==> inputs of job 5712 <==
==> flow/design.v <==
module SUBWAY(
    clk,
    rst_n,
    in_valid,
    init,
    in0,
    in1,
    in2,
    in3,
    out_valid,
    out
);
input clk, rst_n;
input in_valid;
input [1:0] init;
input [1:0] in0, in1, in2, in3; 
output reg       out_valid;
output reg [1:0] out;
parameter s_idle = 2'd0;
parameter s_input = 2'd1;
parameter s_cul = 2'd2;
parameter s_output = 2'd3;
genvar NN;
genvar MM;
integer i;
integer j;
parameter IDX = 9;
reg [1:0]current_state;
reg [1:0]next_state;
reg [1:0]init_pos;
reg [5:0]cnt;
reg [1:0]is_road;
reg [1:0] reg_dif;
reg [1:0]move;
wire UorD;
reg reg_UorD;
wire [1:0]dif1;
wire [1:0]dif2;
wire [1:0]dif;
reg [1:0] next_dif;
reg [1:0]next_pos;
reg [1:0]cur_pos;
reg [1:0] next_step[2:0];
wire [1:0]in_wire[3:0];
reg [1:0]in_a[IDX:0];
reg [1:0]in_b[IDX:0];
reg [1:0]in_c[IDX:0];
reg [1:0]in_d[IDX:0];
reg [1:0]out_pipe[54:0];
reg [1:0]road;
always@(posedge clk or negedge rst_n)begin
	if(!rst_n)
        current_state <= s_idle;
    else
        current_state <= next_state;
end
always@(*)begin
	case(current_state)
		s_idle: if(in_valid) next_state = s_input;
				else next_state = s_idle;
		s_input:if (cnt == 6'd7) next_state = s_cul;
				else next_state = s_input;
		s_cul:	if (cnt == 6'd62) next_state = s_output;
				else next_state = s_cul;				
		s_output: if (cnt == 6'd63) next_state = s_idle;
				else next_state = s_output;
		default: next_state = current_state;
	endcase 
end
always @(posedge clk or negedge rst_n) begin
    if(!rst_n)begin
		init_pos <= 2'd0;
    end   
    else
		case(current_state)
			s_idle: if(in_valid)begin
				init_pos <= init;
			end
			default: init_pos <= init_pos;
		endcase
end
always@(posedge clk or negedge rst_n)begin
	if(!rst_n)
        cnt <= 6'b0;
    else
		case(current_state)
			s_idle: cnt <= 6'd0;
			s_input: cnt <= cnt+6'd1;
			s_cul: if(cnt == 6'd62 ) cnt <= 6'd0;
					else cnt <= cnt+6'd1;
			s_output: if(cnt == 6'd63) cnt <= 6'd0;
					else cnt <= cnt+6'd1;
			default: cnt <= cnt;
		endcase
end
always@(posedge clk or negedge rst_n)begin
	if(!rst_n)
        out_valid <= 1'b0;
    else
		case(current_state)
			s_idle: out_valid <= 1'd0;
			s_input: out_valid <= 1'd0;
			s_output: 
				if(cnt == 6'd63) out_valid <= 1'd0;
				else   out_valid <= 1'd1;
			default: out_valid <= 1'd0;
		endcase
end
assign UorD = (cur_pos < road)?1'd0: 1'd1;  
assign dif1 = (cur_pos < road)?road: cur_pos;  
assign dif2 = (cur_pos < road)?cur_pos: road;
assign dif = dif1 - dif2;
always @(posedge clk or negedge rst_n) begin
	if(!rst_n)begin
        reg_UorD <= 2'd0;
    end 
	else begin
		reg_UorD <= UorD;
	end
end
always@(*)begin
	case(cur_pos)
	2'd0: begin
		next_step[0] = 2'b11;
		next_step[1] = in_a[1];
		next_step[2] = in_b[1];
	end
	2'd1: begin
		next_step[0] = in_a[1];
		next_step[1] = in_b[1];
		next_step[2] = in_c[1];
	end
	2'd2: begin
		next_step[0] = in_b[1];
		next_step[1] = in_c[1];
		next_step[2] = in_d[1];
	end
	2'd3: begin
		next_step[0] = in_c[1];
		next_step[1] = in_d[1];
		next_step[2] = 2'b11;
	end
	default: begin
		next_step[0] = in_c[1];
		next_step[1] = in_d[1];
		next_step[2] = 2'b11;
	end
	endcase
end
always@(*)begin
	if (dif != 2'd0) begin
		case(reg_UorD)
		1'd0: 
			case(next_step[2])
			2'd0: move = 2'b01;
			2'd1,
			2'd2,
			2'd3: 
				case(next_step[1])
				2'd0,
				2'd2: move = 2'd0;
				2'd1: move = 2'b11;
				default: move = 2'b0;
				endcase
			default: move = 2'b0;
			endcase
		1'd1: 
			case(next_step[0])
			2'd0: move = 2'b10;
			2'd1,
			2'd2,
			2'd3: 
				case(next_step[1])
				2'd0,
				2'd2: move = 2'd0;
				2'd1: move = 2'b11;
				default: move = 2'b0;
				endcase
			default: move = 2'b0;
			endcase
		default: move = 2'b0;
		endcase
	end
	else begin
		case(next_step[1])
		2'd0,
		2'd2: move = 2'd00;
		2'd1: move = 2'b11;
		default: move = 2'd0;  
		endcase
	end
end
always@(*)begin
	case(cur_pos)
	2'd0:begin
		case (move) 
		2'd1:
			next_pos = 2'd1;
		default:
			next_pos = 2'd0;
		endcase
	end 
	2'd1:begin
		case (move) 
		2'd1:
			next_pos = 2'd2;
		2'd2:
			next_pos = 2'd0;
		default:
			next_pos = 2'd1;
		endcase
	end
	2'd2:begin
		case (move) 
		2'd1:
			next_pos = 2'd3;
		2'd2:
			next_pos = 2'd1;
		default:
			next_pos = 2'd2;
		endcase
	end
	2'd3:begin
		case (move) 
		2'd2:
			next_pos = 2'd2;
		default:
			next_pos = 2'd3;
		endcase
	end
	default:next_pos = cur_pos;
	endcase
end
always@(*)begin
	if (in_b[8] == 2'd0)begin
		is_road = 2'd1;
	end
	else if (in_c[8] == 2'd0)begin
		is_road = 2'd2;
	end
	else if (in_a[8] == 2'd0)begin
		is_road = 2'd0;
	end
	else if (in_d[8] == 2'd0)begin
		is_road = 2'd3;
	end
	else begin
		is_road = 2'd1;
	end
end
always@(posedge clk)begin
	if(!rst_n)begin
        road <= 2'd0;
    end 
	else begin
		case(cnt[2:0])
		3'd0: 
			road <= is_road;
		default: road <= road;
		endcase
	end
end
always @(posedge clk or negedge rst_n) begin
	if(!rst_n)begin
        cur_pos <= 2'd0;
    end 
	else begin
		case(current_state)
		s_idle: cur_pos <= 2'd0;
		s_input: cur_pos <= init_pos;
		s_cul,
		s_output: cur_pos <= next_pos;
		default: cur_pos <= cur_pos;
		endcase
	end
end
always @(posedge clk or negedge rst_n) begin
	if(!rst_n)begin
        out <= 2'd0;
    end 
	else begin
		case(current_state)
		s_idle: out <= 2'd0;
		s_input: out <= 2'd0;
		s_output: 
			if(cnt == 6'd63) out <= 2'd0;
			else out <= out_pipe[0]; 
		default: out <= 2'd0;
		endcase
	end
end
always @(posedge clk or negedge rst_n) begin
	if(!rst_n)begin
		for (i=0; i<55; i=i+1)begin
			out_pipe[i]<=2'd0; 
		end
    end 
	else begin
		case(current_state)
		s_idle: begin
			for (i=0; i<55; i=i+1)begin
				out_pipe[i]<=2'd0; 
			end
		end
		s_output,
		s_cul: begin
			out_pipe[54] <= move;
			for (i=0; i<54; i=i+1)begin
				out_pipe[i]<=out_pipe[i+1]; 
			end
		end
		default: begin
			for (i=0; i<55; i=i+1)begin
				out_pipe[i]<=2'd0; 
			end
		end
		endcase
	end
end
always @(posedge clk or negedge rst_n) begin
    if(!rst_n)begin
        for (i = 0; i<IDX; i=i+1)begin
			in_a[i]<=2'd0;
		end
    end   
    else
		case(current_state)
			s_idle: if(in_valid)begin
						in_a[IDX-1]<=in0;
						for (i = 0; i<IDX-1; i=i+1)begin
							in_a[i]<=in_a[i+1];
						end
					end
					else begin 
						for (i = 0; i<IDX; i=i+1)begin
							in_a[i]<=in_a[i];
						end
					end
			s_input,
			s_cul:if(in_valid)begin
						in_a[IDX-1]<=in0;
						for (i = 0; i<IDX-1; i=i+1)begin
							in_a[i]<=in_a[i+1];
						end
					end
					else begin 
						for (i = 0; i<IDX; i=i+1)begin
							in_a[i]<=in_a[i];
						end
					end
			s_output:begin
				if(in_valid)begin
					in_a[IDX-1]<= in0;
				end
				else begin
					in_a[IDX-1]<= 2'd0;
				end
				for (i = 0; i<IDX-1; i=i+1)begin
					in_a[i]<=in_a[i+1];
				end
			end
			default: begin 
						for (i = 0; i<IDX; i=i+1)begin
							in_a[i]<=in_a[i];
						end
					end
		endcase
end
always @(posedge clk or negedge rst_n) begin
    if(!rst_n)begin
        for (i = 0; i<IDX; i=i+1)begin
			in_b[i]<=2'd0;
		end
    end   
    else
		case(current_state)
			s_idle: if(in_valid)begin
						in_b[IDX-1]<=in1;
						for (i = 0; i<IDX-1; i=i+1)begin
							in_b[i]<=in_b[i+1];
						end
					end
					else begin 
						for (i = 0; i<IDX; i=i+1)begin
							in_b[i]<=in_b[i];
						end
					end
			s_input,
			s_cul:if(in_valid)begin
						in_b[IDX-1]<=in1;
						for (i = 0; i<IDX-1; i=i+1)begin
							in_b[i]<=in_b[i+1];
						end
					end
					else begin 
						for (i = 0; i<IDX; i=i+1)begin
							in_b[i]<=in_b[i];
						end
					end
			s_output:begin
				if(in_valid)begin
					in_b[IDX-1]<= in1;
				end
				else begin
					in_b[IDX-1]<= 2'd0;
				end
				for (i = 0; i<IDX-1; i=i+1)begin
					in_b[i]<=in_b[i+1];
				end
			end
			default: begin 
						for (i = 0; i<IDX; i=i+1)begin
							in_b[i]<=in_b[i];
						end
					end
		endcase
end
always @(posedge clk or negedge rst_n) begin
    if(!rst_n)begin
        for (i = 0; i<IDX; i=i+1)begin
			in_c[i]<=2'd0;
		end
    end   
    else
		case(current_state)
			s_idle: if(in_valid)begin
						in_c[IDX-1]<=in2;
						for (i = 0; i<IDX-1; i=i+1)begin
							in_c[i]<=in_c[i+1];
						end
					end
					else begin 
						for (i = 0; i<IDX; i=i+1)begin
							in_c[i]<=in_c[i];
						end
					end
			s_input,
			s_cul:if(in_valid)begin
						in_c[IDX-1]<=in2;
						for (i = 0; i<IDX-1; i=i+1)begin
							in_c[i]<=in_c[i+1];
						end
					end
					else begin 
						for (i = 0; i<IDX; i=i+1)begin
							in_c[i]<=in_c[i];
						end
					end
			s_output:begin
				if(in_valid)begin
					in_c[IDX-1]<= in2;
				end
				else begin
					in_c[IDX-1]<= 2'd0;
				end
				for (i = 0; i<IDX-1; i=i+1)begin
					in_c[i]<=in_c[i+1];
				end
			end
			default: begin 
						for (i = 0; i<IDX; i=i+1)begin
							in_c[i]<=in_c[i];
						end
					end
		endcase
end
always @(posedge clk or negedge rst_n) begin
    if(!rst_n)begin
        for (i = 0; i<IDX; i=i+1)begin
			in_d[i]<=2'd0;
		end
    end   
    else
		case(current_state)
			s_idle: if(in_valid)begin
						in_d[IDX-1]<=in3;
						for (i = 0; i<IDX-1; i=i+1)begin
							in_d[i]<=in_d[i+1];
						end
					end
					else begin 
						for (i = 0; i<IDX; i=i+1)begin
							in_d[i]<=in_d[i];
						end
					end
			s_input,
			s_cul:if(in_valid)begin
						in_d[IDX-1]<=in3;
						for (i = 0; i<IDX-1; i=i+1)begin
							in_d[i]<=in_d[i+1];
						end
					end
					else begin 
						for (i = 0; i<IDX; i=i+1)begin
							in_d[i]<=in_d[i];
						end
					end
			s_output:begin
				if(in_valid)begin
					in_d[IDX-1]<= in3;
				end
				else begin
					in_d[IDX-1]<= 2'd0;
				end
				for (i = 0; i<IDX-1; i=i+1)begin
					in_d[i]<=in_d[i+1];
				end
			end
			default: begin 
						for (i = 0; i<IDX; i=i+1)begin
							in_d[i]<=in_d[i];
						end
					end
		endcase
end
endmodule
==> flow/run.sh <==
#!/bin/bash
# the make line also repeats each setting of config.mk as NAME=value (left out here)
make -C /OpenROAD-flow-scripts/flow DESIGN_CONFIG=/design/flow/config.mk WORK_HOME=/design/flow/orfs CLKGATE_MAP_FILE= finish
==> flow/config.mk <==
export PLATFORM = sky130hd
export DESIGN_NAME = SUBWAY
export DESIGN_NICKNAME = SUBWAY
export VERILOG_FILES = /design/flow/design.v
export SDC_FILE = /design/flow/constraint.sdc
export NUM_CORES = 4
export LEC_CHECK = 0
export ABC_AREA = 1
export CAP_MARGIN = 20
export CORE_MARGIN = 5
export CORE_UTILIZATION = 40
export GPL_ROUTABILITY_DRIVEN = 1
export GPL_TIMING_DRIVEN = 0
export MAX_ROUTING_LAYER = met4
export SLEW_MARGIN = 20
export TNS_END_PERCENT = 75
==> flow/constraint.sdc <==
create_clock -name core_clock -period 2.6 [get_ports {clk}]
set_input_delay 0.5200 -clock core_clock [delete_from_list [all_inputs] [get_ports {clk}]]
set_output_delay 0.5200 -clock core_clock [all_outputs]
set_load 0.01 [all_outputs]
==> inputs of job 4524, as changes to job 5712 <==
Settings changed: ABC_AREA 1 to not set, CORE_MARGIN 5 to 2, CORE_UTILIZATION 40 to 58, GPL_ROUTABILITY_DRIVEN 1 to not set, GPL_TIMING_DRIVEN 0 to not set, MAX_ROUTING_LAYER met4 to not set, TNS_END_PERCENT 75 to 5.
==> flow/constraint.sdc (replaced) <==
create_clock -name core_clock -period 1.96 [get_ports {clk}]
set_input_delay 0.3920 -clock core_clock [delete_from_list [all_inputs] [get_ports {clk}]]
set_output_delay 0.3920 -clock core_clock [all_outputs]
set_load 0.01 [all_outputs]
==> results <==
Syn avg cell area: job 4524 14.1 µm²; job 5712 9.75 µm²
Worst Clk Skew: job 4524 0.00480 ns; job 5712 0.00789 ns
Via count: job 4524 3516; job 5712 4482
Share of power burned in registers: job 4524 51.9%; job 5712 50.0%
Chip footprint: job 4524 13000 µm²; job 5712 20900 µm²
Fraction of area in multi-input gates: job 4524 25.7%; job 5712 18.8%
Number of standard cells after synthesis: job 4524 498; job 5712 742
Overall power: job 4524 10300 µW; job 5712 7850 µW
Share of synthesized cell area in and, or, nand and nor gates: job 4524 14.2%; job 5712 13.7%
Number of rows created at floorplan: job 4524 40; job 5712 49
Logic pwr share: job 4524 16.6%; job 5712 15.1%
Power attributed to combinational cells: job 4524 1710 µW; job 5712 1190 µW
CP max FO: job 4524 6; job 5712 9
Internal power contribution: job 4524 7900 µW; job 5712 5800 µW
Status: job 4524 finished with violations; job 5712 no timing/DRC/antenna violations
Layout check failures: job 4524 negative setup slack; job 5712 -
Share of the core filled with cells in the final layout: job 4524 67.8%; job 5712 46.7%
No activity file was given, so power comes from the tool's default toggle rates.
